## config.mk

```make
export PLATFORM = sky130hd
export DESIGN_NAME = WcaUpConverter
export DESIGN_NICKNAME = WcaUpConverter
export VERILOG_FILES = /design/flow/design.v
export SDC_FILE = /design/flow/constraint.sdc
export NUM_CORES = 4
export LEC_CHECK = 0
export CAP_MARGIN = 5
export CORE_MARGIN = 2
export CORE_UTILIZATION = 72
export CTS_CLUSTER_SIZE = 37
export PLACE_DENSITY = 0.65
export SETUP_SLACK_MARGIN = -0.13
export SLEW_MARGIN = 20
```

## constraint.sdc

```tcl
create_clock -name core_clock -period 2.95 [get_ports {clock}]
set_input_delay 0.5900 -clock core_clock [delete_from_list [all_inputs] [get_ports {clock}]]
set_output_delay 0.5900 -clock core_clock [all_outputs]
set_load 0.01 [all_outputs]
```

## design.v

```verilog
`timescale 1ns / 1ps
module WcaCicInterp
(
	input wire clock,
	input wire reset,
	input wire enable,
	input wire strobe_cic,
	input wire strobe_if,
	input wire [3:0] log2_rate,
	input  wire [15:0] data_in,
	output wire [15:0] data_out
);
reg [24+15:0] comb1;
reg [24+15:0] comb2;
reg [24+15:0] comb3;
reg [24+15:0] pipe1;
reg [24+15:0] pipe2;
reg [24+15:0] pipe3;
reg [24+15:0] integ1;  
reg [24+15:0] integ2;
reg [24+ 15:0] integ3;
always @(posedge clock)
	if(reset | ~enable)
		begin
			pipe1 <= 0;
			pipe2 <= 0;
			pipe3 <= 0;
			comb1 <= 0;
			comb2 <= 0;
			comb3 <= 0;	
		end
	else if (strobe_cic)
		begin
			comb1 <= data_in;
			pipe1 <= data_in - comb1;
			comb2 <= pipe1;
			pipe2 <= pipe1 - comb2;
			comb3 <= pipe2;
			pipe3 <= pipe2 - comb3;
		end
reg [15:0] data_store;
always @(posedge clock)
	if(reset | ~enable)
		begin
			integ1 <= 0;
			integ2 <= 0;
			integ3 <= 0;
		end
	else if (strobe_if)
		begin
			integ1 <= integ1 + pipe3; 
			integ2 <= integ2 + integ1; 
			integ3 <= integ3 + integ2; 
			case(log2_rate)
				4'h1:  data_store <= integ3[18:3];
				4'h2:  data_store <= integ3[21:6];
				4'h3:  data_store <= integ3[24:9];
				4'h4:  data_store <= integ3[27:12];
				4'h5:  data_store <= integ3[30:15];
				4'h6:  data_store <= integ3[33:18];
				4'h7:  data_store <= integ3[36:21];
				4'h8:  data_store <= integ3[39:24];
				default: data_store <= integ3[15:0];
			endcase
		end
assign data_out = data_store;
endmodule
`timescale 1 ns/100 ps
module WcaCordic12 (reset,ngreset,clock, strobeData, X0, Y0, A0, XN, YN, AN);
  parameter BIT_WIDTH   = 12;
  parameter ITERATIONS  = 12;
  parameter MODE        = 0;  
  input clock, reset, ngreset,strobeData;
  input signed  [BIT_WIDTH-1:0] X0, Y0, A0;
  output signed [BIT_WIDTH-1:0] XN, YN, AN;
  wire signed [BIT_WIDTH-1:0] x_w [ITERATIONS-1:1];
  wire signed [BIT_WIDTH-1:0] y_w [ITERATIONS-1:1];
  wire signed [BIT_WIDTH-1:0] a_w [ITERATIONS-1:1];
    localparam [143:0] arctanLUT = { 12'h0, 12'h1, 12'h1, 12'h3, 12'h5, 12'ha, 12'h14, 12'h29, 12'h51, 12'ha0, 12'h12e,  12'h200  };
    CordicCalc #(0,MODE,BIT_WIDTH) pcc_0(.reset(reset), .ngreset(ngreset), .clock(clock), .strobeData( strobeData),
               .X0(X0), .Y0(Y0), .A0(A0), .aRom(arctanLUT[BIT_WIDTH-1:0]),
               .XN(x_w[1]), .YN(y_w[1]), .AN(a_w[1])  );
    genvar i;
    generate for(i=1; i<ITERATIONS-1; i=i+1) begin: pcc_1
      CordicCalc #(i,MODE,BIT_WIDTH) pcc_1(.reset(reset), .ngreset(ngreset), .clock(clock), .strobeData( strobeData),
               .X0(x_w[i]), .Y0(y_w[i]), .A0(a_w[i]), .aRom(arctanLUT[(i+1)*BIT_WIDTH-1:i*BIT_WIDTH]),
               .XN(x_w[i+1]), .YN(y_w[i+1]), .AN(a_w[i+1])  );
    end
	endgenerate 
    CordicCalc #(ITERATIONS-1,MODE,BIT_WIDTH) pcc_2(.reset(reset),.ngreset(ngreset),.clock(clock), .strobeData( strobeData),
               .X0(x_w[ITERATIONS-1]), .Y0(y_w[ITERATIONS-1]), .A0(a_w[ITERATIONS-1]), 
               .aRom(arctanLUT[ITERATIONS*BIT_WIDTH-1:(ITERATIONS-1)*BIT_WIDTH]),
               .XN(XN), .YN(YN), .AN(AN)  );
endmodule
module CordicCalc(reset,ngreset,clock, strobeData, X0, Y0, A0, XN, YN, AN, aRom);
  parameter RSHIFT = 0;
  parameter MODE = 0;    
  parameter BIT_WIDTH = 12;
  input reset, ngreset, clock, strobeData;
  input  signed [BIT_WIDTH-1:0] X0, Y0, A0;
  input  signed [BIT_WIDTH-1:0] aRom;
  output signed [BIT_WIDTH-1:0] XN, YN, AN;
  wire d;
  reg signed [BIT_WIDTH-1:0] XN, YN, AN;
  assign d = (MODE==0)? A0[BIT_WIDTH-1] : ~Y0[BIT_WIDTH-1];  
  always @ (posedge clock) begin
      if(reset) begin
        AN <=  0;
        XN <=  0;
        YN <=  0;
      end
      else
        if (d & strobeData)    begin 
          AN <=  A0 + aRom; 
          XN <=  X0 + (Y0>>>RSHIFT);
          YN <=  Y0 - (X0>>>RSHIFT);
        end
        else if (strobeData)      begin 
          AN <=  A0 - aRom; 
          XN <=  X0 - (Y0>>>RSHIFT);
          YN <=  Y0 + (X0>>>RSHIFT);
        end       
  end   
endmodule
module WcaUpConverter
(
	input              	clock,
	input              	reset,
	input              	enable,
	input  	wire [7:0]  	cfg,				 
	input  	wire       		strobe_cic,   	 
	input  	wire [31:0] 	phase_cordic, 	 
	input		wire [3:0]  	log2_rate,
	input	  wire			strobe_if,
	input   wire	[31:0] iq_bb_in,
	output  reg		[23:0] iq_if_out
  );
  parameter MODE  =  4'hB; 		 
	wire  aclr = cfg[1];  
	wire [15:0] ihb_in = iq_bb_in[15:0];
	wire [15:0] qhb_in = iq_bb_in[31:16];
	wire [11:0] icor_in;
	wire [11:0] qcor_in;
	wire [23:0] cor_out;
	wire [15:0] icic_in;
	wire [15:0] qcic_in;
	wire hb_strobe_out;
	wire cic_strobe_out;
assign icic_in 		= ihb_in; 
assign qcic_in 		= qhb_in;
generate if( MODE & 3'h2)
  begin
  	wire [15:0] icic_out;
   wire [15:0] qcic_out;
   reg [15:0] icic_latch;
	reg [15:0] qcic_latch;
	WcaCicInterp cic_i (
	 .clock(clock), 
    .reset(reset | aclr), 
    .enable(enable), 
    .strobe_cic(strobe_cic), 
    .strobe_if(strobe_if), 
    .log2_rate(log2_rate), 
    .data_in(icic_in), 
    .data_out(icic_out)
    );
	WcaCicInterp cic_q (
    .clock(clock), 
    .reset(reset | aclr), 
    .enable(enable), 
    .strobe_cic(strobe_cic), 
    .strobe_if(strobe_if), 
    .log2_rate(log2_rate), 
    .data_in(qcic_in), 
    .data_out(qcic_out)
    );
	always @(posedge clock)
	begin
		if( strobe_if)
		 begin
			icic_latch<= icic_out;
			qcic_latch<= qcic_out;
		 end
	end	 
	wire bypassCic    	=  MODE[3] & cfg[3];
   assign icor_in 		= (bypassCic) ? icic_in[15:4] : icic_latch[15:4];
	assign qcor_in 		= (bypassCic) ? qcic_in[15:4] : qcic_latch[15:4] ;
	end
else 
 begin 
    assign icor_in 			= icic_in[15:4] ;
    assign qcor_in 			= qcic_in[15:4] ;
  end   
endgenerate
generate if( MODE & 3'h1)
  begin
  wire [11:0] icordicout_internal;
  wire [11:0] qcordicout_internal;
    reg [11:0] X0;
    reg [11:0] Y0;
    reg [11:0] A0;
    always @(posedge clock) 
     case({strobe_if, phase_cordic[31:30]})
       3'b101 :   
        begin            
            X0 <= -qcor_in;
            Y0 <= icor_in;
            A0 <= phase_cordic[31:20] - 12'h400;                    
        end
       3'b110 :  
        begin
            X0 <= qcor_in;
            Y0 <= -icor_in;
            A0 <= phase_cordic[31:20] + 12'h400;                    
        end
       3'b100:  
			begin
            X0 <= icor_in;
            Y0 <= qcor_in;
            A0 <= phase_cordic [31:20];
        end
       3'b111:  
			begin
            X0 <= icor_in;
            Y0 <= qcor_in;
            A0 <= phase_cordic [31:20];
        end
    endcase
    WcaCordic12  #(12,12,0) cordic
    ( 
       .ngreset(1'b1), .clock(clock),.reset(reset | aclr), .strobeData(strobe_if),
       .X0(X0), .Y0(Y0),.A0(A0),
       .XN(icordicout_internal), .YN(qcordicout_internal), .AN() 
    );	 
	wire bypassCordic    = MODE[3] & cfg[2];
	assign cor_out = (bypassCordic) ? {qcor_in, icor_in} : {qcordicout_internal, icordicout_internal};
  end
else  
  begin
    assign cor_out = {qcor_in, icor_in};
  end
endgenerate 
	always @(posedge clock)
	begin
		if( strobe_if)	iq_if_out <= cor_out;
	end
endmodule  
```

## run.sh

```bash
#!/bin/bash
# the make line also repeats each setting of config.mk as NAME=value (left out here)
make -C /OpenROAD-flow-scripts/flow DESIGN_CONFIG=/design/flow/config.mk WORK_HOME=/design/flow/orfs CLKGATE_MAP_FILE= finish
```

==> results.toml, run 1 <==
# generated from flow reports
[outcome]
status = "complete, but fails checks"
so_faults = "negative setup slack"

[worst_setup_path]
worstPathRequired_ns = 3.50
rr_worst_depth = 11
r2r_end = "genblk1.cic_q.integ2[6]"
critPathBufInv = 2
endpoint_kind = "flip-flop"
worst-path-max-fanout = 3
crit_chain = "ha_1 > nor2b_2 > o21a_1 > o21ai_2 > buf_4 > buf_4 > nand2b_1 > a21oi_1 > xnor2_1 > mux2i_1 > nor2_1"
critPathLaunchType = "flip-flop"
critical_path.top_delay_family = "AND-OR/OR-AND gates"
reg2reg_setup_slack_ns = -0.56
crit_end = "genblk1.cic_q.integ2[6]"
cp-startpoint = "genblk1.cic_q.integ1[2]"
criticalPathCategory = "flip-flop to flip-flop"
regToRegStartpoint = "genblk1.cic_q.integ1[2]"
critPathMaxStageDelay_ns = 0.62
slowest_stage = "mux2i_1"
arrival_ns = 4.06
cpMostUsedCell = "buf_4"
cp.depth = 11

[clock_tree]
clkSinkCount = 1096
path_clk_slew_ns = 0.07
clock_latency_ns = 0.78
tritoncts = "yes"
hold_buffers = 0
h-tree-depth = 3
root_buffer = "clkbuf_16"
cts_made_buffers = 115
clockBufferDepth = 3

[power]
worst_ir_drop_vdd_mv = 0.843
p_comb_mw = 32.4
clkPwrFrac_pct = 24.9
comb_power_share_pct = 49.1
netSwitchingFraction_pct = 38.8
power_mw = 66.0
p_leak_nw = 41.7
clockNetworkPower_mw = 16.4
p_switching_mw = 25.6
seqPwrFrac_pct = 26.1
internal_power_mw = 40.4
p_per_area_nw_per_um2 = 718
maxPowerGroup = "combinational cells"
seq_cell_power_mw = 17.2

[place]
globalplace.congestion = 0.947
dp_hpwl_um = 160000
io_buffers = 79

[logic_synthesis]
syn_area_sq_um = 75100
mappedNetlistNets = 9986
ys_sh_adder_pct = 14.6
yosysWarningCount = 15
async_reset_ff_share_pct = 0
synthTopCellsByArea = "dfxtp_1, ha_1, mux2i_1"
edf_count = 108
synth.avg_cell_area_sq_um = 8.29
mux_area_share_pct = 7.22
ys_top_logic_family = "AND-OR/OR-AND gates"
ys_ff = 1096
aoi_share_pct = 20.3
synthCells = 9061
top_cells_by_count = "nor2_1, dfxtp_1, ha_1"
most_common_cell = "nor2_1"
yosys-stat-area_sq_um = 75100
top_area_share_pct = 26.3
top_area_cell = "dfxtp_1"
yosys.cell_types.count = 92
simple_gate_share_pct = 14.7
yosysCellCount = 9061
yosys.stat.seqShare_pct = 30.7
synthFlopType = "dfxtp_1"
xor_share_pct = 7.85

[drt]
wl_per_cell_um = 23.8
routed_via_density = 6.81
drtAntennaViolNets = 0
post-route-drc-count = 0
topRoutingLayerUsed = "met5"
wl_met3_um = 30200
wl_um = 273000
drtPass1Iterations = 13
drt_iter0_markers = 10409
wl_met2_um = 124000
wl_met1_um = 93800
vias = 78091

[floorplan]
io_pins = 105
die_x_um = 327
fp.dieH_um = 327
num_rows = 118
die_area_sq_um = 107000
core_area_sq_um = 103000
fp_util_pct = 72.6

[sta]
setup-tns-final_ns = -32.40
whs_ns = 0.246
rsz0062_at_grt = "true"
relSlewSlack_pct = 20.3
layout_min_cycle_time_ns = 3.51
worst_slew_pin_slew_ns = 1.19
period_used_pct = 119
max_freq_ghz = 0.285
finalSetupViolCount = 206
worst_slack_ns = -0.561
skew_ns = 0.0445
slew_violations = 0
hold_viol_final = 0

[min_path]
hp-class = "input port to flip-flop"
min_from = "strobe_cic"
whs_endpoint = "genblk1.cic_q.comb1[1]"
hold_depth = 3

[global_routing]
grt_pass1_wl_um = 375000
grt_usage_pct = 42.6
overflow = 0
grt_pass1_vias = 73366
grt_max_degree = 104
antenna_found_initial = 24

[layout]
final_util_pct = 88.8
fin_nets = 10896
synthToLayoutAreaGrowth_pct = 22.3

[flow_run]
drv_cap = 0
openroad.warnings = 104
==> metal layers <==
layer | vias up | GRT usage [%]
met2 | 5873 | 73.5
met3 | 2329 | 8.21
met5 | - | 0
li1 | 33801 | -
met4 | 28 | 25.4
met1 | 36060 | 49.0
==> metrics by stage <==
stage	instances	worst slack, ns	cell area [sq um]
after global placement	11148	-0.897	84900
after detailed placement	11148	-0.907	84900
after global routing	11452	-0.709	91900
after floorplan	9061	-0.323	75900
final	11464	-0.561	91900
after CTS	11383	-0.155	89800
==> area by class of cell <==
class	instances	area [sq um]
Fill cell	4640	11600
Antenna cell	13	32.5
Sequential cell	1096	23100
Clock inverter	60	905
Inverter	538	2060
Multi-Input combinational cell	7037	51200
Timing Repair Buffer	1183	9580
Tap cell	1380	1730
Clock buffer	157	3290
==> what timing repair did <==
| item | CTS | global route |
|---|---|---|
| endpoints found under the setup margin | 148 | 248 |
| setup buffers | 20 | 78 |
| gates resized | 157 | 432 |
| cloned | 1 | 1 |
| pin swaps | 69 | 273 |
==> run 2, diff against run 1 <==
- ABC_AREA: not set -> 1
- CAP_MARGIN: 5 -> 20
- CTS_CLUSTER_SIZE: 37 -> not set
- PLACE_DENSITY: 0.65 -> not set
- SETUP_SLACK_MARGIN: -0.13 -> not set
- clock period: 2.95 -> 4.35 ns (I/O delays scaled with it)
==> run 2 against run 1 <==
  * Now clean on timing, DRC and antenna
  * Non-clock buffer count down 1034
  * First-iteration DRC count down 14%
  * Register-to-register slack better by 1.8 ns
  * Cell count up 38%
  * Final area up 3.0%
  * Clock power down 35%
  * Clock skew down 0.023 ns
  * Wire length down 7.1%
  * Critical path type is now input port to flip-flop
  * Sequential share of layout area down 0.81 points
  * Area after synthesis up 18%
  * Largest cell class unchanged
  * Sequential power down 36%
  * Via count up 17%
==> results.toml, run 2 <==
# generated from flow reports
[outcome]
status = "complete, no violations"

[global_routing]
antenna_found_initial = 7
grt_pass1_vias = 86887
grt_max_degree = 197
grt_usage_pct = 39.2
grt_pass1_wl_um = 413000
overflow = 0

[logic_synthesis]
edf_count = 108
ys_top_logic_family = "simple AND/OR/NAND/NOR gates"
top_area_cell = "dfxtp_1"
mux_area_share_pct = 0
most_common_cell = "nand2_1"
yosys-stat-area_sq_um = 88500
syn_area_sq_um = 88500
yosysWarningCount = 15
top_cells_by_count = "nand2_1, inv_1, nor2_1"
synth.avg_cell_area_sq_um = 6.23
yosysCellCount = 14219
synthFlopType = "dfxtp_1"
mappedNetlistNets = 15144
top_area_share_pct = 22.3
synthTopCellsByArea = "dfxtp_1, nand2_1, ha_1"
xor_share_pct = 4.96
simple_gate_share_pct = 29.3
yosys.cell_types.count = 51
ys_sh_adder_pct = 12.4
async_reset_ff_share_pct = 0
aoi_share_pct = 15.5
ys_ff = 1096
synthCells = 14219
yosys.stat.seqShare_pct = 26.0

[power]
clkPwrFrac_pct = 34.8
worst_ir_drop_vdd_mv = 0.527
maxPowerGroup = "registers"
internal_power_mw = 20.0
comb_power_share_pct = 29.5
seq_cell_power_mw = 11.0
netSwitchingFraction_pct = 35.2
p_comb_mw = 9.12
clockNetworkPower_mw = 10.7
seqPwrFrac_pct = 35.7
p_leak_nw = 50.7
p_switching_mw = 10.9
p_per_area_nw_per_um2 = 326

[sta]
layout_min_cycle_time_ns = 3.27
worst_slew_pin_slew_ns = 1.10
setup-tns-final_ns = 0
period_used_pct = 75.2
relSlewSlack_pct = 26.4
max_freq_ghz = 0.306
skew_ns = 0.0217
finalSetupViolCount = 0
worst_slack_ns = 1.08
rsz0062_at_grt = "false"
slew_violations = 0
hold_viol_final = 0

[floorplan]
die_x_um = 355
io_pins = 105
fp.dieH_um = 355
fp_util_pct = 72.7
die_area_sq_um = 126000
num_rows = 128
core_area_sq_um = 122000

[worst_setup_path]
worstPathRequired_ns = 5.00
critical_path.top_delay_family = "buffers and inverters"
crit_chain = "buf_8 > buf_4 > nand2_1 > inv_1 > nand2_1 > o21ai_1 > inv_1 > ha_1 > a21oi_1 > nand2_1 > a21oi_1 > xor2_1 > nand2_1 > o211ai_1 > inv_1"
criticalPathCategory = "input port to flip-flop"
critPathLaunchType = "input port"
rr_worst_depth = 10
critPathMaxStageDelay_ns = 0.41
cp-startpoint = "strobe_if"
cp.depth = 15
crit_end = "genblk2.cordic.pcc_1[10].pcc_1.XN[7]"
endpoint_kind = "flip-flop"
regToRegStartpoint = "genblk1.cic_i.pipe1[0]"
reg2reg_setup_slack_ns = 1.23
arrival_ns = 3.92
worst-path-max-fanout = 55
r2r_end = "genblk1.cic_i.pipe2[16]"
critPathBufInv = 5
cpMostUsedCell = "nand2_1"
slowest_stage = "ha_1"

[clock_tree]
ctsResizeCount = 0
clkSinkCount = 1096
root_buffer = "clkbuf_16"
hold_buffers = 0
clock_latency_ns = 0.78
tritoncts = "yes"
clockBufferDepth = 3
h-tree-depth = 3
cts_setup_buffers = 0
path_clk_slew_ns = 0.06
cts_made_buffers = 119

[layout]
synthToLayoutAreaGrowth_pct = 6.84
fin_nets = 15034

[min_path]
whs_endpoint = "genblk1.icic_latch[13]"
hold_depth = 0
min_from = "genblk1.cic_i.data_store[13]"
hp-class = "flip-flop to flip-flop"

[place]
globalplace.congestion = 1.01
dp_slack_ns = 0.447
dp_hpwl_um = 191000
io_buffers = 79

[flow_run]
openroad.warnings = 127
drv_cap = 0

[drt]
wl_per_cell_um = 16.0
routed_via_density = 5.75
post-route-drc-count = 0
drtPass1Iterations = 20
drt_iter0_markers = 8969
vias = 91138
wl_um = 253000
drtAntennaViolNets = 0
==> run 2: routing by layer <==
layer  vias up  GRT usage (%)  wire [um]
li1      45094              -          -
met1     41366           46.7      99800
met2      3726           68.8     121000
met3       948           5.51      19300
met4         4           19.7      13300
met5         -              0         26
==> run 2: through the flow <==
stage / cells / util, % / instance area (sq um) / hold slack (ns) / power, mW
2_1_floorplan: 14219 / - / 88500 / 0.400 / 17.9
3_3_place_gp: 15613 / 74.2 / 90500 / 0.400 / 19.8
3_5_place_dp: 15613 / 74.2 / 90500 / 0.405 / 20.1
4_1_cts: 15841 / 77.6 / 94600 / 0.419 / 30.7
5_1_grt: 15841 / 77.6 / 94600 / 0.422 / 32.4
6_report: 15848 / 77.6 / 94600 / 0.418 / 30.9
==> run 2: layout make-up <==
| cell class | instances | area, sq um |
|---|---|---|
| inverter | 2385 | 8980 |
| tap | 1625 | 2030 |
| clock buffer | 153 | 3300 |
| multi-input combinational | 10358 | 55000 |
| fill | 9604 | 27300 |
| timing repair buffer | 149 | 1470 |
| sequential | 1096 | 23000 |
| antenna | 7 | 17.5 |
| clock inverter | 75 | 832 |
==> run 3, diff against run 2 <==
- CORE_UTILIZATION: 72 -> 68
- CTS_CLUSTER_SIZE: not set -> 71
- SETUP_SLACK_MARGIN: not set -> -0.48
- clock period: 4.35 -> 5.06 ns (I/O delays scaled with it)
==> run 3 against run 2 <==
  * Flip-flop count unchanged
  * Area after synthesis unchanged
  * Via count down 0.97%
  * Wire length up 0.30%
  * First-iteration DRC count down 9.7%
  * Synthesized cell count unchanged
  * Sequential power down about 10%
  * Register-to-register slack better by 0.63 ns
  * Power down 14%
  * Core utilization down 4.5 points
  * Worst hold slack worse by 0.0072 ns
  * Clock power down about 10%
  * Largest power group unchanged
  * Highest routed layer unchanged
==> results.toml, run 3 <==
# generated from flow reports
[logic_synthesis]
top_cells_by_count = "nand2_1, inv_1, nor2_1"
ys_sh_adder_pct = 12.4
synthCells = 14219
top_area_cell = "dfxtp_1"
yosysCellCount = 14219
async_reset_ff_share_pct = 0
synth.avg_cell_area_sq_um = 6.23
ys_top_logic_family = "simple AND/OR/NAND/NOR gates"
top_area_share_pct = 22.3
mappedNetlistNets = 15144
edf_count = 108
yosys.stat.seqShare_pct = 26.0
most_common_cell = "nand2_1"
aoi_share_pct = 15.5
ys_ff = 1096
mux_area_share_pct = 0
simple_gate_share_pct = 29.3
syn_area_sq_um = 88500
yosysWarningCount = 15
yosys.cell_types.count = 51
synthFlopType = "dfxtp_1"
synthTopCellsByArea = "dfxtp_1, nand2_1, ha_1"
yosys-stat-area_sq_um = 88500
xor_share_pct = 4.96

[sta]
worst_slack_ns = 1.36
finalSetupViolCount = 0
period_used_pct = 73.0
layout_min_cycle_time_ns = 3.70
rsz0062_at_grt = "false"
whs_ns = 0.411
hold_viol_final = 0
slew_violations = 0
skew_ns = 0.0402
relSlewSlack_pct = 19.2
setup-tns-final_ns = 0
worst_slew_pin_slew_ns = 1.20
max_freq_ghz = 0.271

[clock_tree]
ctsResizeCount = 0
hold_buffers = 0
path_clk_slew_ns = 0.06
clock_latency_ns = 0.78
clkSinkCount = 1096
cts_setup_buffers = 0
root_buffer = "clkbuf_16"
h-tree-depth = 3
cts_made_buffers = 119
clockBufferDepth = 3
tritoncts = "yes"

[global_routing]
grt_pass1_wl_um = 409000
grt_usage_pct = 37.0
antenna_found_initial = 7
grt_pass1_vias = 85207
overflow = 0
grt_max_degree = 212

[drt]
drtAntennaViolNets = 0
routed_via_density = 5.67
post-route-drc-count = 0
drt_iter0_markers = 8096
wl_um = 254000
wl_per_cell_um = 16.0
vias = 90252
drtPass1Iterations = 9

[floorplan]
core_area_sq_um = 129000
die_area_sq_um = 133000
fp.dieH_um = 365
die_x_um = 365
fp_util_pct = 68.5
num_rows = 132
io_pins = 105

[place]
dp.cells = 15702
globalplace.congestion = 1.00
io_buffers = 79
dp_slack_ns = 0.811
dp_hpwl_um = 192000
place_area_sq_um = 90400

[power]
clkPwrFrac_pct = 34.9
seqPwrFrac_pct = 35.7
maxPowerGroup = "registers"
seq_cell_power_mw = 9.47
p_leak_nw = 50.6
power_mw = 26.6
netSwitchingFraction_pct = 35.1
worst_ir_drop_vdd_mv = 0.320
p_per_area_nw_per_um2 = 281
comb_power_share_pct = 29.4
p_comb_mw = 7.82
internal_power_mw = 17.2
clockNetworkPower_mw = 9.27
p_switching_mw = 9.33

[worst_setup_path]
critPathMaxStageDelay_ns = 0.51
worst-path-max-fanout = 59
cp-startpoint = "strobe_if"
criticalPathCategory = "input port to flip-flop"
slowest_stage = "nand2_1"
rr_worst_depth = 10
critical_path.top_delay_family = "simple AND/OR/NAND/NOR gates"
r2r_end = "genblk1.cic_i.pipe2[16]"
arrival_ns = 4.41
crit_end = "genblk2.cordic.pcc_1[10].pcc_1.XN[11]"
critPathBufInv = 4
critPathLaunchType = "input port"
reg2reg_setup_slack_ns = 1.86
crit_chain = "buf_8 > nand2_1 > inv_1 > nand2_1 > o21ai_1 > inv_1 > ha_1 > nand2_1 > nor3_1 > nand3_1 > nand4_1 > a21oi_1 > o21ai_0 > nand2_1 > inv_1"
cpMostUsedCell = "nand2_1"
endpoint_kind = "flip-flop"
worstPathRequired_ns = 5.77
cp.depth = 15
regToRegStartpoint = "genblk1.cic_i.pipe1[0]"

[min_path]
hp-class = "flip-flop to flip-flop"
whs_endpoint = "genblk1.icic_latch[15]"
min_from = "genblk1.cic_i.data_store[15]"
hold_depth = 0

[layout]
final_area_sq_um = 94500
regArea_sq_um = 23000
final_util_pct = 73.1
logic_area_sq_um = 55000
fin_cells = 15929
fin_nets = 15006
synthToLayoutAreaGrowth_pct = 6.77
fillers = 10908

[outcome]
status = "complete, no violations"

[flow_run]
openroad.warnings = 130
drv_cap = 0
[run 3: layout make-up]
cell class              count  share of cell area, %
multi-input cells       10358                   58.1
flip-flops and latches   1096                   24.4
inverters                2385                   9.49
clock buffers             163                   3.62
well taps                1742                   2.31
repair buffers            121                   1.29
clock inverters            59                  0.795
diodes                      5                 0.0132
[run 3: routing by layer]
metal	part of all wire (%)	vias up	wire [um]	global-route usage (%)
li1	-	45035	-	-
met1	41	41062	104000	44.5
met2	48	3316	121000	65.6
met3	6.6	837	16800	4.38
met4	5.0	2	12800	17.5
met5	0.0051	-	13	0
==> run 4, diff against run 3 <==
- ABC_AREA: 1 -> 0
- CAP_MARGIN: 20 -> 40
- CELL_PAD_IN_SITES_GLOBAL_PLACEMENT: not set -> 0
- CORE_UTILIZATION: 68 -> 66
- CTS_CLUSTER_DIAMETER: not set -> 373
- CTS_CLUSTER_SIZE: 71 -> 24
- MAX_ROUTING_LAYER: not set -> met4
- MIN_ROUTING_LAYER: not set -> met1
- SETUP_SLACK_MARGIN: -0.48 -> 0.27
- SLEW_MARGIN: 20 -> 10
- TNS_END_PERCENT: not set -> 90
- clock period: 5.06 -> 1.77 ns (I/O delays scaled with it)
==> run 4 against run 3 <==
  * The flow now stops in global routing
  * Area after synthesis shrank 15%
  * Synthesized cell count decreased by 36%
  * Die size fell by 12%
==> results.toml, run 4 <==
# physical design summary
[clock_tree]
h-tree-depth = 2
hold_buffers = 0
cts_made_buffers = 51
clkSinkCount = 1096
root_buffer = "clkbuf_16"
clockBufferDepth = 3

[logic_synthesis]
async_reset_ff_share_pct = 0
yosys-stat-area_sq_um = 75100
xor_share_pct = 7.85
top_cells_by_count = "nor2_1, dfxtp_1, ha_1"
syn_area_sq_um = 75100
synthTopCellsByArea = "dfxtp_1, ha_1, mux2i_1"
ys_sh_adder_pct = 14.6
yosys.cell_types.count = 92
synthFlopType = "dfxtp_1"
aoi_share_pct = 20.3
yosysWarningCount = 15
simple_gate_share_pct = 14.7
top_area_cell = "dfxtp_1"
ys_ff = 1096
mux_area_share_pct = 7.22
synth.avg_cell_area_sq_um = 8.29
edf_count = 108
yosys.stat.seqShare_pct = 30.7
synthCells = 9061
yosysCellCount = 9061
ys_top_logic_family = "AND-OR/OR-AND gates"
top_area_share_pct = 26.3
mappedNetlistNets = 9986
most_common_cell = "nor2_1"

[outcome]
haltStage = "global routing"
status = "did not finish"
stop_error = "[ERROR GRT-0116] Global routing finished with congestion. Check the congestion regions in the DRC Viewer."

[place]
place_area_sq_um = 98500
io_buffers = 79
globalplace.congestion = 0.975
dp_slack_ns = -1.61
dp_hpwl_um = 193000

[floorplan]
die_x_um = 341
num_rows = 123
io_pins = 105
fp_util_pct = 66.7
core_area_sq_um = 113000
die_area_sq_um = 117000
fp.dieH_um = 341

[global_routing]
overflow = 40
grt_usage_pct = 73.0
[run 4: layer usage]
| metal | track usage [%] | GRT overflow |
|---|---|---|
| met4 | 69.0 | 14 |
| met1 | 70.4 | 0 |
| met3 | 54.3 | 19 |
| met5 | - | - |
| met2 | 92.3 | 7 |
[run 4: metrics by stage]
step | std cells | hold WS [ns]
after floorplan | 9061 | 0.400
after global placement | 12750 | 0.401
after CTS | 13178 | 0.0483
after detailed placement | 12751 | 0.405
[run 4: what timing repair did]
item / 4_1_cts
setup buffers: 355
pin swaps: 620
gates cloned: 3
gates resized: 739
setup endpoints to repair: 903
==> run 5, diff against run 4 <==
- ABC_AREA: 0 -> not set
- CAP_MARGIN: 40 -> 20
- CELL_PAD_IN_SITES_GLOBAL_PLACEMENT: 0 -> not set
- CORE_UTILIZATION: 66 -> 61
- CTS_CLUSTER_DIAMETER: 373 -> not set
- CTS_CLUSTER_SIZE: 24 -> not set
- MAX_ROUTING_LAYER: met4 -> not set
- MIN_ROUTING_LAYER: met1 -> not set
- SETUP_SLACK_MARGIN: 0.27 -> not set
- SLEW_MARGIN: 10 -> 20
- TNS_END_PERCENT: 90 -> not set
- clock period: 1.77 -> 5.35 ns (I/O delays scaled with it)
==> run 5 against run 4 <==
  * Die size grew 8.1%
  * Now clean on timing, DRC and antenna
  * Synthesized cell count is the same
  * Area after synthesis unchanged
==> results.toml, run 5 <==
# generated from flow reports
[worst_setup_path]
slowest_stage = "nand2_1"
arrival_ns = 4.80
worstPathRequired_ns = 5.95
critPathMaxStageDelay_ns = 0.37
r2r_end = "genblk1.cic_i.integ3[38]"
crit_chain = "buf_8 > nand2_1 > buf_4 > mux2i_1 > ha_1 > nor2b_1 > o21ai_0 > a21boi_0 > o21ai_0 > a21boi_0 > o21ai_0 > a21boi_0 > o21ai_0 > a21oi_1 > xnor2_1 > a21oi_1"
endpoint_kind = "flip-flop"
cp-startpoint = "strobe_if"
criticalPathCategory = "input port to flip-flop"
regToRegStartpoint = "genblk1.cic_i.integ2[0]"
critPathLaunchType = "input port"
crit_end = "genblk2.cordic.pcc_1[2].pcc_1.YN[11]"
reg2reg_setup_slack_ns = 1.55
cpMostUsedCell = "o21ai_0"
critPathBufInv = 2
rr_worst_depth = 13
cp.depth = 16
worst-path-max-fanout = 43
critical_path.top_delay_family = "AND-OR/OR-AND gates"

[layout]
logic_area_sq_um = 48600
final_area_sq_um = 81500
fin_nets = 9872
fillers = 10338
regArea_sq_um = 23000
final_util_pct = 66.8
synthToLayoutAreaGrowth_pct = 8.57
fin_cells = 10678

[drt]
wl_met3_um = 8900
wl_met1_um = 85400
drt_iter0_markers = 4298
drtPass1Iterations = 6
wl_um = 188000
routed_via_density = 5.86
vias = 62522
wl_met2_um = 87800
post-route-drc-count = 0
wl_per_cell_um = 17.7
drtAntennaViolNets = 0
topRoutingLayerUsed = "met5"

[global_routing]
grt_max_degree = 187
antenna_found_initial = 11
grt_pass1_vias = 59983
overflow = 0
grt_usage_pct = 29.2
grt_pass1_wl_um = 305000

[sta]
hold_viol_final = 0
worst_slew_pin_slew_ns = 1.17
setup-tns-final_ns = 0
worst_slack_ns = 1.15
layout_min_cycle_time_ns = 4.20
skew_ns = 0.0266
rsz0062_at_grt = "false"
max_freq_ghz = 0.238
whs_ns = 0.417
period_used_pct = 78.5
slew_violations = 0
finalSetupViolCount = 0
relSlewSlack_pct = 21.6

[floorplan]
die_x_um = 355
die_area_sq_um = 126000
io_pins = 105
fp_util_pct = 61.5
fp.dieH_um = 355
num_rows = 128
core_area_sq_um = 122000

[min_path]
whs_endpoint = "genblk1.qcic_latch[10]"
min_from = "genblk1.cic_q.data_store[10]"
hp-class = "flip-flop to flip-flop"
hold_depth = 0

[place]
dp.cells = 10450
dp_slack_ns = 0.504
io_buffers = 79
globalplace.congestion = 0.907
dp_hpwl_um = 139000
place_area_sq_um = 77200

[logic_synthesis]
top_area_cell = "dfxtp_1"
syn_area_sq_um = 75100
yosys-stat-area_sq_um = 75100
ys_top_logic_family = "AND-OR/OR-AND gates"
synthFlopType = "dfxtp_1"
synth.avg_cell_area_sq_um = 8.29
yosysCellCount = 9061
edf_count = 108
mappedNetlistNets = 9986
async_reset_ff_share_pct = 0
aoi_share_pct = 20.3
simple_gate_share_pct = 14.7
mux_area_share_pct = 7.22
xor_share_pct = 7.85
yosys.cell_types.count = 92
ys_sh_adder_pct = 14.6
most_common_cell = "nor2_1"
yosysWarningCount = 15
yosys.stat.seqShare_pct = 30.7
ys_ff = 1096
top_cells_by_count = "nor2_1, dfxtp_1, ha_1"
synthTopCellsByArea = "dfxtp_1, ha_1, mux2i_1"
synthCells = 9061
top_area_share_pct = 26.3

[clock_tree]
root_buffer = "clkbuf_16"
clock_latency_ns = 0.75
hold_buffers = 0
cts_setup_buffers = 0
tritoncts = "yes"
ctsResizeCount = 0
h-tree-depth = 3
path_clk_slew_ns = 0.06
cts_made_buffers = 120
clkSinkCount = 1096
clockBufferDepth = 3

[power]
seqPwrFrac_pct = 31.1
p_switching_mw = 10.9
worst_ir_drop_vdd_mv = 0.313
netSwitchingFraction_pct = 35.7
maxPowerGroup = "combinational cells"
p_comb_mw = 12.0
power_mw = 30.5
p_per_area_nw_per_um2 = 374
comb_power_share_pct = 39.4
clkPwrFrac_pct = 29.5
p_leak_nw = 36.2
seq_cell_power_mw = 9.50
internal_power_mw = 19.6
clockNetworkPower_mw = 9.00

[outcome]
status = "complete, no violations"

[flow_run]
drv_cap = 0
openroad.warnings = 115
run 5: area by class of cell:
type	count	area share (%)
inverter	538	2.49
sequential	1096	28.2
clock buffer	169	4.33
multi-input combinational	7037	59.7
antenna	1	0.00307
timing repair buffer	154	1.83
clock inverter	58	0.976
tap	1625	2.49
run 5: routing by layer:
layer,vias up,global-route usage [%]
met5,-,0
met1,29076,38.2
met2,1363,50.1
met4,4,9.86
met3,373,3.31
li1,31706,-
==> run 6, diff against run 5 <==
- CAP_MARGIN: 20 -> 5
- CORE_UTILIZATION: 61 -> 70
- SETUP_SLACK_MARGIN: not set -> 0.46
- clock period: 5.35 -> 2.99 ns (I/O delays scaled with it)
==> run 6 against run 5 <==
  * The run now fails in global routing
  * Synthesized cell count is the same
  * Area after synthesis stayed put
  * Die size is 13% lower
==> results.toml, run 6 <==
# physical design summary
[outcome]
status = "did not finish"
haltStage = "global routing"
stop_error = "[ERROR GRT-0232] Routing congestion too high. Check the congestion heatmap in the GUI."

[logic_synthesis]
simple_gate_share_pct = 14.7
ys_top_logic_family = "AND-OR/OR-AND gates"
ys_ff = 1096
synthFlopType = "dfxtp_1"
yosysCellCount = 9061
synthCells = 9061
async_reset_ff_share_pct = 0
most_common_cell = "nor2_1"
aoi_share_pct = 20.3
synth.avg_cell_area_sq_um = 8.29
top_area_share_pct = 26.3
mux_area_share_pct = 7.22
xor_share_pct = 7.85
yosysWarningCount = 15
top_area_cell = "dfxtp_1"
edf_count = 108
ys_sh_adder_pct = 14.6
syn_area_sq_um = 75100
mappedNetlistNets = 9986
synthTopCellsByArea = "dfxtp_1, ha_1, mux2i_1"
yosys-stat-area_sq_um = 75100
yosys.cell_types.count = 92
top_cells_by_count = "nor2_1, dfxtp_1, ha_1"
yosys.stat.seqShare_pct = 30.7

[clock_tree]
root_buffer = "clkbuf_16"
cts_made_buffers = 117
clockBufferDepth = 3
clkSinkCount = 1096
hold_buffers = 0
h-tree-depth = 3

[place]
globalplace.congestion = 0.959
io_buffers = 79
place_area_sq_um = 84500
dp.cells = 11116
dp_hpwl_um = 156000

[floorplan]
die_area_sq_um = 110000
fp.dieH_um = 332
core_area_sq_um = 107000
die_x_um = 332
fp_util_pct = 70.4
num_rows = 120
io_pins = 105

[global_routing]
overflow = 4
grt_usage_pct = 61.6
run 6: what timing repair did:
item / CTS
resized: 588
pin swaps: 392
cloned: 4
endpoints found under the setup margin: 452
setup buffers: 130
run 6: layer usage:
layer / GRT overflow / track usage [%]
met1: 0 / 60.8
met2: 1 / 88.3
met3: 0 / 34.2
met4: 3 / 63.0
met5: 0 / 8.16
run 6: through the flow:
stage | hold WS (ns) | setup TNS [ns] | worst slack, ns
CTS | 0.201 | -0.491 | -0.0671
global placement | 0.400 | -38.78 | -0.810
detailed placement | 0.405 | -59.64 | -0.899
floorplan | 0.400 | -6.65 | -0.285
==> run 7, diff against run 6 <==
- SETUP_SLACK_MARGIN: 0.46 -> 0.93
- clock period: 2.99 -> 3.53 ns (I/O delays scaled with it)
==> run 7 against run 6 <==
  * Now clean on timing, DRC and antenna
  * Synthesized cell count unchanged
  * Die size unchanged
  * Area after synthesis unchanged
==> results.toml, run 7 <==
# generated from flow reports
[outcome]
status = "complete, no violations"

[worst_setup_path]
arrival_ns = 4.05
rr_worst_depth = 15
worstPathRequired_ns = 4.19
critPathMaxStageDelay_ns = 0.45
cp-startpoint = "genblk1.cic_q.pipe1[0]"
crit_chain = "inv_2 > ha_4 > fa_2 > nor2b_4 > o21ai_2 > a21boi_2 > o21ai_2 > a21boi_2 > o21ai_2 > a21oi_2 > nand2b_4 > a31oi_4 > nor2b_4 > fa_1 > a211oi_2"
crit_end = "genblk1.cic_q.pipe2[16]"
slowest_stage = "fa_1"
critPathLaunchType = "flip-flop"
critical_path.top_delay_family = "AND-OR/OR-AND gates"
cp.depth = 15
regToRegStartpoint = "genblk1.cic_q.pipe1[0]"
critPathBufInv = 1
cpMostUsedCell = "o21ai_2"
endpoint_kind = "flip-flop"
r2r_end = "genblk1.cic_q.pipe2[16]"
reg2reg_setup_slack_ns = 0.14
criticalPathCategory = "flip-flop to flip-flop"
worst-path-max-fanout = 2

[logic_synthesis]
simple_gate_share_pct = 14.7
top_area_share_pct = 26.3
xor_share_pct = 7.85
most_common_cell = "nor2_1"
yosysWarningCount = 15
yosys.stat.seqShare_pct = 30.7
top_cells_by_count = "nor2_1, dfxtp_1, ha_1"
yosys.cell_types.count = 92
yosys-stat-area_sq_um = 75100
mappedNetlistNets = 9986
syn_area_sq_um = 75100
synthCells = 9061
ys_ff = 1096
async_reset_ff_share_pct = 0
ys_sh_adder_pct = 14.6
mux_area_share_pct = 7.22
top_area_cell = "dfxtp_1"
synthFlopType = "dfxtp_1"
synthTopCellsByArea = "dfxtp_1, ha_1, mux2i_1"
edf_count = 108
ys_top_logic_family = "AND-OR/OR-AND gates"
aoi_share_pct = 20.3
synth.avg_cell_area_sq_um = 8.29
yosysCellCount = 9061

[sta]
layout_min_cycle_time_ns = 3.39
hold_viol_final = 0
slew_violations = 0
setup-tns-final_ns = 0
max_freq_ghz = 0.295
rsz0062_at_grt = "true"
whs_ns = 0.281
skew_ns = 0.0338
relSlewSlack_pct = 19.7
worst_slack_ns = 0.136
worst_slew_pin_slew_ns = 1.20
finalSetupViolCount = 0
period_used_pct = 96.2

[layout]
fin_nets = 10384
final_area_sq_um = 89200
regArea_sq_um = 23200
synthToLayoutAreaGrowth_pct = 18.8
logic_area_sq_um = 52300
fillers = 6289

[drt]
drt_iter0_markers = 6116
routed_via_density = 6.32
wl_per_cell_um = 20.3
drtAntennaViolNets = 0
post-route-drc-count = 0
wl_um = 222000
vias = 69331
drtPass1Iterations = 8

[place]
dp_slack_ns = -0.336
io_buffers = 79
dp_hpwl_um = 146000
place_area_sq_um = 79300
globalplace.congestion = 0.918

[power]
seqPwrFrac_pct = 28.3
netSwitchingFraction_pct = 37.5
p_switching_mw = 19.1
comb_power_share_pct = 46.2
internal_power_mw = 31.9
p_comb_mw = 23.5
p_per_area_nw_per_um2 = 571
seq_cell_power_mw = 14.4
clkPwrFrac_pct = 25.5
maxPowerGroup = "combinational cells"
clockNetworkPower_mw = 13.0
worst_ir_drop_vdd_mv = 0.600
p_leak_nw = 39.5

[floorplan]
fp_util_pct = 70.4
fp.dieH_um = 332
num_rows = 120
io_pins = 105
die_area_sq_um = 110000
core_area_sq_um = 107000
die_x_um = 332

[global_routing]
antenna_found_initial = 7
grt_usage_pct = 36.2
overflow = 0
grt_max_degree = 154
grt_pass1_wl_um = 331000
grt_pass1_vias = 65049

[min_path]
hold_depth = 3
whs_endpoint = "genblk1.cic_i.comb1[0]"
min_from = "iq_bb_in[0]"
hp-class = "input port to flip-flop"

[clock_tree]
cts_made_buffers = 117
tritoncts = "yes"
h-tree-depth = 3
path_clk_slew_ns = 0.06
clock_latency_ns = 0.75
clockBufferDepth = 3
root_buffer = "clkbuf_16"
clkSinkCount = 1096
hold_buffers = 0

[flow_run]
drv_cap = 0
openroad.warnings = 118
## run 7: cell type report
| class | instances | share of cell area [%] |
|---|---|---|
| Multi-Input combinational cell | 7038 | 58.7 |
| Clock buffer | 152 | 3.72 |
| Antenna cell | 3 | 0.00841 |
| Timing Repair Buffer | 667 | 6.42 |
| Timing Repair inverter | 1 | 0.00982 |
| Clock inverter | 67 | 0.805 |
| Inverter | 538 | 2.36 |
| Tap cell | 1403 | 1.97 |
| Sequential cell | 1096 | 26.0 |
## run 7: per-layer routing
metal,vias up,wire length (um),GRT usage [%]
met1,32762,87400,44.5
met5,-,56,0
met3,835,15700,5.04
met2,2940,107000,63.2
met4,8,11800,15.2
li1,32786,-,-
## run 7: through the flow
stage | std cells | utilization [%] | power (mW)
final | 10965 | 83.6 | 51.0
after global routing | 10963 | 83.6 | 53.6
after CTS | 10817 | 80.9 | 47.9
after detailed placement | 10427 | 74.3 | 34.3
after global placement | 10427 | 74.2 | 33.6
after floorplan | 9061 | - | 29.5
## run 7: repair_timing
action                                  in CTS  in global routing
buffers inserted                           169                142
pin swaps                                  235                284
cloned                                       2                  3
endpoints found under the setup margin     424                508
gates resized                              435                497
==> run 8, diff against run 7 <==
- ABC_AREA: not set -> 1
- CAP_MARGIN: 5 -> 20
- CELL_PAD_IN_SITES_DETAIL_PLACEMENT: not set -> 2
- CELL_PAD_IN_SITES_GLOBAL_PLACEMENT: not set -> 2
- CORE_UTILIZATION: 70 -> 58
- CTS_CLUSTER_SIZE: not set -> 64
- GPL_ROUTABILITY_DRIVEN: not set -> 1
- GPL_TIMING_DRIVEN: not set -> 1
- HOLD_SLACK_MARGIN: not set -> -0.07
- MIN_ROUTING_LAYER: not set -> met2
- SETUP_SLACK_MARGIN: 0.93 -> -0.1
- clock period: 3.53 -> 7.88 ns (I/O delays scaled with it)
==> run 8 against run 7 <==
  * The flow now stops in global placement without I/O
  * Die size grew 42%
  * Area after synthesis grew 18%
  * Synthesized cell count grew 57%
==> results.toml, run 8 <==
# physical design summary
[logic_synthesis]
yosysWarningCount = 15
top_area_share_pct = 22.3
ys_top_logic_family = "simple AND/OR/NAND/NOR gates"
async_reset_ff_share_pct = 0
synth.avg_cell_area_sq_um = 6.23
top_cells_by_count = "nand2_1, inv_1, nor2_1"
top_area_cell = "dfxtp_1"
ys_ff = 1096
syn_area_sq_um = 88500
mappedNetlistNets = 15144
yosysCellCount = 14219
most_common_cell = "nand2_1"
yosys-stat-area_sq_um = 88500
edf_count = 108
ys_sh_adder_pct = 12.4
yosys.cell_types.count = 51
synthCells = 14219
yosys.stat.seqShare_pct = 26.0
mux_area_share_pct = 0
synthTopCellsByArea = "dfxtp_1, nand2_1, ha_1"
simple_gate_share_pct = 29.3
aoi_share_pct = 15.5
synthFlopType = "dfxtp_1"
xor_share_pct = 4.96

[outcome]
haltStage = "global placement without I/O"
stop_error = "[ERROR GPL-0301] Utilization 120.612 % exceeds 100%."
status = "did not finish"

[floorplan]
die_area_sq_um = 156000
num_rows = 143
die_x_um = 395
fp_util_pct = 58.4
fp.dieH_um = 395
core_area_sq_um = 152000
==> run 9, diff against run 8 <==
- ABC_AREA: 1 -> not set
- CELL_PAD_IN_SITES_DETAIL_PLACEMENT: 2 -> not set
- CELL_PAD_IN_SITES_GLOBAL_PLACEMENT: 2 -> not set
- CORE_UTILIZATION: 58 -> 11
- CTS_CLUSTER_SIZE: 64 -> not set
- GPL_ROUTABILITY_DRIVEN: 1 -> not set
- GPL_TIMING_DRIVEN: 1 -> not set
- HOLD_SLACK_MARGIN: -0.07 -> not set
- MIN_ROUTING_LAYER: met2 -> not set
- SETUP_SLACK_MARGIN: -0.1 -> not set
- clock period: 7.88 -> 10.4 ns (I/O delays scaled with it)
==> run 9 against run 8 <==
  * Now clean on timing, DRC and antenna
  * Synthesized cell count shrank 36%
  * Die size rose to 4.4 times the previous value
  * Area after synthesis fell by 15%
==> results.toml, run 9 <==
# generated from flow reports
[power]
power_mw = 15.2
comb_power_share_pct = 40.3
p_leak_nw = 35.9
maxPowerGroup = "combinational cells"
seq_cell_power_mw = 4.86
worst_ir_drop_vdd_mv = 0.157
clkPwrFrac_pct = 27.9
internal_power_mw = 9.68
clockNetworkPower_mw = 4.25
p_per_area_nw_per_um2 = 169
p_comb_mw = 6.14
seqPwrFrac_pct = 31.8
p_switching_mw = 5.57
netSwitchingFraction_pct = 36.5

[floorplan]
die_x_um = 830
core_area_sq_um = 681000
io_pins = 105
die_area_sq_um = 689000
fp.dieH_um = 830
num_rows = 303
fp_util_pct = 11.0

[logic_synthesis]
edf_count = 108
ys_ff = 1096
xor_share_pct = 7.85
synthFlopType = "dfxtp_1"
yosys.stat.seqShare_pct = 30.7
ys_top_logic_family = "AND-OR/OR-AND gates"
ys_sh_adder_pct = 14.6
syn_area_sq_um = 75100
top_cells_by_count = "nor2_1, dfxtp_1, ha_1"
mux_area_share_pct = 7.22
yosys-stat-area_sq_um = 75100
simple_gate_share_pct = 14.7
top_area_cell = "dfxtp_1"
yosysWarningCount = 15
synthCells = 9061
async_reset_ff_share_pct = 0
aoi_share_pct = 20.3
synthTopCellsByArea = "dfxtp_1, ha_1, mux2i_1"
yosysCellCount = 9061
mappedNetlistNets = 9986
yosys.cell_types.count = 92
synth.avg_cell_area_sq_um = 8.29
most_common_cell = "nor2_1"
top_area_share_pct = 26.3

[global_routing]
grt_pass1_wl_um = 318000
grt_pass1_vias = 57979
overflow = 0
antenna_found_initial = 24
grt_max_degree = 174
grt_usage_pct = 5.57

[layout]
synthToLayoutAreaGrowth_pct = 20.1
regArea_sq_um = 23000
fin_nets = 9859
fillers = 77326
final_util_pct = 13.3
logic_area_sq_um = 48700

[place]
globalplace.congestion = 0.834
io_buffers = 79
dp_hpwl_um = 152000

[drt]
wl_um = 201000
drt_iter0_markers = 4095
routed_via_density = 3.43
wl_met2_um = 80800
topRoutingLayerUsed = "met5"
wl_met3_um = 12800
vias = 61855
wl_per_cell_um = 11.2
drtAntennaViolNets = 0
wl_met1_um = 104000
drtPass1Iterations = 8
post-route-drc-count = 0

[worst_setup_path]
critPathLaunchType = "input port"
reg2reg_setup_slack_ns = 6.15
cp.depth = 17
rr_worst_depth = 15
crit_chain = "buf_8 > buf_4 > nand2_1 > clkinv_1 > nor2_1 > xnor2_1 > ha_1 > o21ai_0 > a21boi_0 > o21ai_0 > a21boi_0 > o21ai_0 > a21boi_0 > o21ai_0 > a21oi_1 > xnor2_1 > a211oi_1"
worstPathRequired_ns = 11.03
endpoint_kind = "flip-flop"
regToRegStartpoint = "genblk2.cordic.pcc_1[2].pcc_1.AN[11]"
critPathMaxStageDelay_ns = 0.58
crit_end = "genblk2.cordic.pcc_1[6].pcc_1.YN[11]"
cpMostUsedCell = "o21ai_0"
slowest_stage = "buf_4"
cp-startpoint = "strobe_if"
r2r_end = "genblk2.cordic.pcc_1[3].pcc_1.YN[11]"
arrival_ns = 6.76
criticalPathCategory = "input port to flip-flop"
critPathBufInv = 3
critical_path.top_delay_family = "AND-OR/OR-AND gates"
worst-path-max-fanout = 94

[sta]
whs_ns = 0.418
layout_min_cycle_time_ns = 6.13
hold_viol_final = 0
period_used_pct = 59.0
max_freq_ghz = 0.163
worst_slew_pin_slew_ns = 1.18
relSlewSlack_pct = 19.8
skew_ns = 0.0912
finalSetupViolCount = 0
setup-tns-final_ns = 0
slew_violations = 0
rsz0062_at_grt = "false"

[flow_run]
drv_cap = 0
openroad.warnings = 107

[clock_tree]
ctsResizeCount = 0
cts_made_buffers = 109
clkSinkCount = 1096
clockBufferDepth = 3
cts_setup_buffers = 0
hold_buffers = 0
clock_latency_ns = 0.78
root_buffer = "clkbuf_16"
path_clk_slew_ns = 0.06
h-tree-depth = 3
tritoncts = "yes"

[min_path]
hp-class = "flip-flop to flip-flop"
hold_depth = 0
min_from = "genblk1.cic_q.data_store[14]"
whs_endpoint = "genblk1.qcic_latch[14]"

[outcome]
status = "complete, no violations"
[run 9: cell type report]
| class | count | area share [%] |
|---|---|---|
| tap | 8997 | 12.5 |
| antenna | 11 | 0.0305 |
| timing repair buffer | 152 | 1.53 |
| multi-input combinational | 7037 | 54.0 |
| inverter | 538 | 2.25 |
| sequential | 1096 | 25.5 |
| clock inverter | 52 | 0.740 |
| clock buffer | 151 | 3.49 |
[run 9: per-stage QoR]
| step | setup slack, ns | std cells | instance area (sq um) |
|---|---|---|---|
| after floorplan | 4.64 | 9061 | 75100 |
| after global placement | 3.48 | 17820 | 86400 |
| after detailed placement | 3.55 | 17820 | 86400 |
| after CTS | 4.29 | 18023 | 90200 |
| after global routing | 3.75 | 18023 | 90200 |
| final | 4.27 | 18034 | 90200 |
[run 9: per-layer routing]
layer  global-route usage (%)  up-vias
li1                         -    31709
met1                     8.35    28550
met2                     8.32     1336
met3                    0.903      258
met4                     1.10        2
met5                        0        -
==> run 10, diff against run 9 <==
- ABC_AREA: not set -> 1
- CORE_UTILIZATION: 11 -> 72
- CTS_CLUSTER_DIAMETER: not set -> 352
- CTS_CLUSTER_SIZE: not set -> 14
- HOLD_SLACK_MARGIN: not set -> 0.08
- PLACE_DENSITY_LB_ADDON: not set -> 0.25
- SETUP_SLACK_MARGIN: not set -> -0.48
- clock period: 10.4 -> 5.06 ns (I/O delays scaled with it)
==> run 10 against run 9 <==
  * Still clean on timing, DRC and antenna
  * Global-route usage up 33 points
  * Area after synthesis up 18%
  * Power up 57%
  * Count of clock-buffer cells in the layout down 41
  * Largest power group is now registers
==> results.toml, run 10 <==
# generated from flow reports
[sta]
layout_min_cycle_time_ns = 3.83
skew_ns = 0.0266
finalSetupViolCount = 0
rsz0062_at_grt = "false"
slew_violations = 0
worst_slew_pin_slew_ns = 1.22
setup-tns-final_ns = 0
hold_viol_final = 0
max_freq_ghz = 0.261
period_used_pct = 75.7
relSlewSlack_pct = 19.0

[place]
globalplace.congestion = 0.996
dp.cells = 15589
place_area_sq_um = 90200
dp_hpwl_um = 192000
io_buffers = 79

[clock_tree]
clkSinkCount = 1096
clockBufferDepth = 3
root_buffer = "clkbuf_16"
hold_buffers = 0
path_clk_slew_ns = 0.07
cts_made_buffers = 88
tritoncts = "yes"
ctsResizeCount = 0
h-tree-depth = 3
cts_setup_buffers = 0
clock_latency_ns = 0.72

[floorplan]
fp.dieH_um = 355
die_area_sq_um = 126000
fp_util_pct = 72.7
io_pins = 105
die_x_um = 355
num_rows = 128
core_area_sq_um = 122000

[power]
worst_ir_drop_vdd_mv = 0.302
p_leak_nw = 49.8
comb_power_share_pct = 32.8
clockNetworkPower_mw = 6.57
p_comb_mw = 7.84
seqPwrFrac_pct = 39.7
p_per_area_nw_per_um2 = 258
p_switching_mw = 8.79
netSwitchingFraction_pct = 36.8
clkPwrFrac_pct = 27.5
internal_power_mw = 15.1
maxPowerGroup = "registers"
seq_cell_power_mw = 9.48

[logic_synthesis]
synth.avg_cell_area_sq_um = 6.23
yosys.cell_types.count = 51
synthFlopType = "dfxtp_1"
simple_gate_share_pct = 29.3
ys_ff = 1096
yosysWarningCount = 15
yosysCellCount = 14219
synthCells = 14219
aoi_share_pct = 15.5
most_common_cell = "nand2_1"
edf_count = 108
ys_sh_adder_pct = 12.4
mappedNetlistNets = 15144
xor_share_pct = 4.96
yosys-stat-area_sq_um = 88500
synthTopCellsByArea = "dfxtp_1, nand2_1, ha_1"
top_area_share_pct = 22.3
yosys.stat.seqShare_pct = 26.0
top_cells_by_count = "nand2_1, inv_1, nor2_1"
syn_area_sq_um = 88500
async_reset_ff_share_pct = 0
top_area_cell = "dfxtp_1"
mux_area_share_pct = 0
ys_top_logic_family = "simple AND/OR/NAND/NOR gates"

[global_routing]
antenna_found_initial = 6
grt_usage_pct = 39.0
overflow = 0
grt_pass1_vias = 85638
grt_pass1_wl_um = 411000
grt_max_degree = 220

[worst_setup_path]
critical_path.top_delay_family = "AND-OR/OR-AND gates"
cp.depth = 11
crit_chain = "buf_8 > nand2_1 > clkinv_1 > ha_1 > a21oi_1 > nand2_1 > a21boi_0 > o21ai_0 > xor2_1 > o21ai_0 > inv_1"
criticalPathCategory = "input port to flip-flop"
r2r_end = "genblk2.cordic.pcc_1[7].pcc_1.AN[7]"
regToRegStartpoint = "genblk2.cordic.pcc_1[6].pcc_1.AN[11]"
worstPathRequired_ns = 5.67
crit_end = "genblk2.cordic.pcc_1[7].pcc_1.AN[7]"
slowest_stage = "nand2_1"
reg2reg_setup_slack_ns = 1.57
endpoint_kind = "flip-flop"
worst-path-max-fanout = 65
critPathLaunchType = "input port"
cp-startpoint = "strobe_if"
arrival_ns = 4.44
critPathBufInv = 3
rr_worst_depth = 10
critPathMaxStageDelay_ns = 0.73

[drt]
drt_iter0_markers = 9120
wl_um = 253000
routed_via_density = 5.78
wl_per_cell_um = 16.1
drtPass1Iterations = 9
wl_met3_um = 21000
drtAntennaViolNets = 0
topRoutingLayerUsed = "met5"
wl_met1_um = 102000
vias = 90806
post-route-drc-count = 0
wl_met2_um = 117000

[min_path]
hp-class = "flip-flop to flip-flop"
hold_depth = 0
min_from = "genblk1.cic_q.data_store[11]"
whs_endpoint = "genblk1.qcic_latch[11]"

[layout]
fin_cells = 15706
final_area_sq_um = 92700
fin_nets = 14980
synthToLayoutAreaGrowth_pct = 4.64

[flow_run]
drv_cap = 0
openroad.warnings = 123

[outcome]
status = "complete, no violations"
## run 10: final cells by class
class                           count  area [sq um]
Multi-Input combinational cell  10358         55000
Inverter                         2385          8980
Fill cell                        9938         29200
Clock inverter                      3          36.3
Tap cell                         1625          2030
Antenna cell                        3          7.51
Clock buffer                      110          2370
Sequential cell                  1096         23000
Timing Repair Buffer              126          1260
## run 10: metrics by stage
stage	worst slack (ns)	utilization (%)	power, mW	hold WS (ns)
after detailed placement	0.648	74.0	17.3	0.405
after floorplan	1.58	-	15.3	0.400
after CTS	1.38	76.0	23.7	0.415
after global placement	0.910	74.0	17.0	0.401
after global routing	0.985	76.0	25.2	0.424
final	1.23	76.0	23.9	0.419
## run 10: metal layers
layer,up-vias,track usage [%]
met4,8,19.2
li1,44863,-
met3,873,5.56
met2,3837,66.4
met1,41225,48.2
met5,-,0
==> run 11, diff against run 10 <==
- CTS_CLUSTER_DIAMETER: 352 -> 370
- CTS_CLUSTER_SIZE: 14 -> not set
- HOLD_SLACK_MARGIN: 0.08 -> not set
- PLACE_DENSITY_LB_ADDON: 0.25 -> not set
- SETUP_SLACK_MARGIN: -0.48 -> 1.13
- clock period: 5.06 -> 3.8 ns (I/O delays scaled with it)
==> run 11 against run 10 <==
  * Still clean
  * Global-route usage grew 0.32 points
  * Clock skew shrank 0.0042 ns
  * Via count grew 1.6%
  * Power grew 54%
  * First-iteration DRC count shrank 2.0%
  * Critical path type is now flip-flop to flip-flop
==> results.toml, run 11 <==
# generated from flow reports
[power]
netSwitchingFraction_pct = 35.4
maxPowerGroup = "clock"
clkPwrFrac_pct = 34.8
seqPwrFrac_pct = 34.3
power_mw = 36.9
p_per_area_nw_per_um2 = 381
p_switching_mw = 13.1
p_leak_nw = 51.3
worst_ir_drop_vdd_mv = 0.440
p_comb_mw = 11.4
clockNetworkPower_mw = 12.8
comb_power_share_pct = 30.9
internal_power_mw = 23.8
seq_cell_power_mw = 12.7

[global_routing]
antenna_found_initial = 5
grt_pass1_vias = 87186
grt_pass1_wl_um = 414000
overflow = 0
grt_max_degree = 202
grt_usage_pct = 39.3

[place]
place_area_sq_um = 90900
dp_slack_ns = 0.315
dp_hpwl_um = 191000
dp.cells = 15620
io_buffers = 79
globalplace.congestion = 1.01

[floorplan]
die_x_um = 355
io_pins = 105
num_rows = 128
fp_util_pct = 72.7
core_area_sq_um = 122000
fp.dieH_um = 355
die_area_sq_um = 126000

[logic_synthesis]
yosys.cell_types.count = 51
yosys.stat.seqShare_pct = 26.0
aoi_share_pct = 15.5
synthFlopType = "dfxtp_1"
yosys-stat-area_sq_um = 88500
mappedNetlistNets = 15144
ys_top_logic_family = "simple AND/OR/NAND/NOR gates"
synthCells = 14219
ys_ff = 1096
mux_area_share_pct = 0
top_area_share_pct = 22.3
most_common_cell = "nand2_1"
syn_area_sq_um = 88500
top_area_cell = "dfxtp_1"
simple_gate_share_pct = 29.3
yosysCellCount = 14219
ys_sh_adder_pct = 12.4
synth.avg_cell_area_sq_um = 6.23
async_reset_ff_share_pct = 0
yosysWarningCount = 15
xor_share_pct = 4.96
edf_count = 108
synthTopCellsByArea = "dfxtp_1, nand2_1, ha_1"
top_cells_by_count = "nand2_1, inv_1, nor2_1"

[clock_tree]
root_buffer = "clkbuf_16"
h-tree-depth = 3
tritoncts = "yes"
clockBufferDepth = 3
path_clk_slew_ns = 0.06
cts_made_buffers = 120
clkSinkCount = 1096
clock_latency_ns = 0.78

[drt]
wl_per_cell_um = 16.3
vias = 92247
post-route-drc-count = 0
drtPass1Iterations = 7
wl_um = 260000
drtAntennaViolNets = 0
routed_via_density = 5.80
drt_iter0_markers = 8941

[layout]
fin_nets = 15087
logic_area_sq_um = 56400
synthToLayoutAreaGrowth_pct = 9.24
regArea_sq_um = 23100
fin_cells = 15892
fillers = 9023
final_util_pct = 79.4
final_area_sq_um = 96700

[worst_setup_path]
critical_path.top_delay_family = "simple AND/OR/NAND/NOR gates"
worstPathRequired_ns = 4.51
criticalPathCategory = "flip-flop to flip-flop"
worst-path-max-fanout = 4
endpoint_kind = "flip-flop"
crit_end = "genblk2.cordic.pcc_1[1].pcc_1.XN[11]"
critPathBufInv = 3
critPathMaxStageDelay_ns = 0.36
cpMostUsedCell = "nand2_1"
arrival_ns = 3.46
cp.depth = 20
slowest_stage = "dfxtp_4"
critPathLaunchType = "flip-flop"
regToRegStartpoint = "genblk2.cordic.pcc_0.YN[1]"
reg2reg_setup_slack_ns = 1.05
crit_chain = "inv_4 > ha_4 > inv_4 > nor3_4 > nand2_1 > nor2_2 > a21oi_2 > xor2_1 > buf_4 > ha_1 > nand2_1 > nand2_1 > nand2_1 > nand2_1 > a21oi_2 > and3_4 > nand3_2 > nand2_1 > nor2_1 > nor2_1"
rr_worst_depth = 20
cp-startpoint = "genblk2.cordic.pcc_0.YN[1]"
r2r_end = "genblk2.cordic.pcc_1[1].pcc_1.XN[11]"

[sta]
relSlewSlack_pct = 27.7
slew_violations = 0
rsz0062_at_grt = "true"
setup-tns-final_ns = 0
finalSetupViolCount = 0
layout_min_cycle_time_ns = 2.75
period_used_pct = 72.3
worst_slack_ns = 1.05
hold_viol_final = 0
worst_slew_pin_slew_ns = 1.08
whs_ns = 0.374
max_freq_ghz = 0.364
skew_ns = 0.0224

[flow_run]
drv_cap = 0
openroad.warnings = 127

[min_path]
whs_endpoint = "genblk2.A0[6]"
hold_depth = 1
min_from = "strobe_if"
hp-class = "input port to flip-flop"

[outcome]
status = "complete, no violations"
[run 11: timing repair]
action	4_1_cts	5_1_grt
endpoints found under the setup margin	38	153
setup buffers	1	43
hold buffers	0	0
pin swaps	5	96
resized	43	337
cloned	0	1
[run 11: area by class of cell]
cell class | instances | area share, %
Sequential cell | 1096 | 23.9
Clock buffer | 157 | 3.49
Tap cell | 1625 | 2.10
Clock inverter | 69 | 0.974
Timing Repair inverter | 1 | 0.00776
Antenna cell | 1 | 0.00259
Timing Repair Buffer | 200 | 1.98
Multi-Input combinational cell | 10358 | 58.3
Inverter | 2385 | 9.33
[run 11: metal layers]
| layer | vias to the layer above | share of wire, % | global-route usage, % | routed length [um] |
|---|---|---|---|---|
| li1 | 45212 | - | - | - |
| met5 | - | 0.014 | 0 | 36 |
| met4 | 6 | 5.6 | 19.8 | 14600 |
| met3 | 1059 | 7.7 | 5.13 | 20000 |
| met1 | 41883 | 39 | 46.6 | 101000 |
| met2 | 4087 | 48 | 69.5 | 124000 |
Power is estimated from default activity; no workload was simulated.
